== maple ==
Design hbridgecontroller, start of the top module:
module hbridgecontroller(
input PCLK, 				 
input PRESERN, 				 
input PSEL, 				 
input PENABLE, 				 
output wire PREADY, 		 
output wire PSLVERR,		 
input PWRITE,				 
input [31:0] PADDR,			 
input wire [31:0] PWDATA,	 
output reg [31:0] PRDATA,	 
output reg motor1_pwm,
output reg motor2_pwm,
output reg [1:0] motor1_ctrl,
output reg [1:0] motor2_ctrl
);
Size: ~2500 cells after synthesis, ~130 flip-flops, roughly 110 I/O pins, about 17000 µm² of cells after synthesis.
clock: 13.6 ns
lec_check: 0
abc_area: 1
cap_margin: 20
core_margin: 2
core_utilization: 58
cts_cluster_diameter: 348
cts_cluster_size: 76
setup_slack_margin: 2.36
slew_margin: 20
run.sh (not shown) runs the stock make flow with config.mk's settings and CLKGATE_MAP_FILE=.
maple -> stages 100% | layout checks FAIL | negative setup slack
The following lists how harbor was set up differently from maple:
# maple
export LEC_CHECK = 0
export ABC_AREA = 1
export CAP_MARGIN = 20
export CORE_MARGIN = 2
export CORE_UTILIZATION = 58
export CTS_CLUSTER_DIAMETER = 348
export CTS_CLUSTER_SIZE = 76
export SETUP_SLACK_MARGIN = 2.36
export SLEW_MARGIN = 20
create_clock -name core_clock -period 13.6 [get_ports {PCLK}]
# harbor
export LEC_CHECK = 0
export CAP_MARGIN = 20
export CORE_MARGIN = 2
export CORE_UTILIZATION = 65
export CTS_CLUSTER_DIAMETER = 35
export SLEW_MARGIN = 20
create_clock -name core_clock -period 15.4 [get_ports {PCLK}]
[summary]
harbor: it failed during global routing, and the tool reported GRT-0232.
The XOR/XNOR share of the synthesized area in harbor sits 2.0 points above the value recorded for maple.
harbor vs maple — adder-cell share of the synthesized area rose 0.58 points.
Floorplan die area improves in harbor relative to maple.
Looking at count of placed standard cells including taps across harbor and maple, the one that comes out higher is maple.
Input-level comparison between raven and harbor:
# harbor
export LEC_CHECK = 0
export CAP_MARGIN = 20
export CORE_MARGIN = 2
export CORE_UTILIZATION = 65
export CTS_CLUSTER_DIAMETER = 35
export SLEW_MARGIN = 20
create_clock -name core_clock -period 15.4 [get_ports {PCLK}]
# raven
export LEC_CHECK = 0
export ABC_AREA = 1
export CAP_MARGIN = 20
export CORE_MARGIN = 2
export CORE_UTILIZATION = 71
export PLACE_DENSITY_LB_ADDON = 0.11
export SETUP_SLACK_MARGIN = 4.62
export SLEW_MARGIN = 20
create_clock -name core_clock -period 15.4 [get_ports {PCLK}]
Notes after the runs:
Seen in the log of raven: GRT-0232 during global routing, after which the run never completed.
Compared with harbor, raven shows a higher quantity of gates resized following cts.
As of raven, final estimated routing congestion in global placement had fallen by a few percent compared to harbor.
raven vs harbor on placement-stage worst setup slack: raven is the higher one.
Compared with harbor, raven shows a lower number of rows created at floorplan.
Overall die width for raven: 3.9% down relative to harbor
Of the two values seen for dominant kind of combinational cell, AND-OR/OR-AND gates was produced by harbor and simple AND/OR/NAND/NOR gates by raven.
Here is what was changed in the inputs of xenon compared with raven.
# raven
export LEC_CHECK = 0
export ABC_AREA = 1
export CAP_MARGIN = 20
export CORE_MARGIN = 2
export CORE_UTILIZATION = 71
export PLACE_DENSITY_LB_ADDON = 0.11
export SETUP_SLACK_MARGIN = 4.62
export SLEW_MARGIN = 20
create_clock -name core_clock -period 15.4 [get_ports {PCLK}]
# xenon
export LEC_CHECK = 0
export ABC_AREA = 0
export CAP_MARGIN = 20
export CORE_MARGIN = 2
export CORE_UTILIZATION = 71
export CTS_CLUSTER_SIZE = 29
export PLACE_DENSITY_LB_ADDON = 0.0
export SETUP_SLACK_MARGIN = 4.62
export SLEW_MARGIN = 20
create_clock -name core_clock -period 15.4 [get_ports {PCLK}]
Notes after the runs:
- xenon got as far as clock tree synthesis, where a tool error ended the run.
- On overall die width, xenon and raven are neck and neck.
- Going from raven to xenon, area of the mapped netlist lower, simple-gate share of the synthesized area fell 17 points.
- Area share of and-or/or-and cells after synthesis in xenon is 17 points above raven.
- raven → xenon: sequential area share after synthesis level; cell area reported after detailed placement moved up.
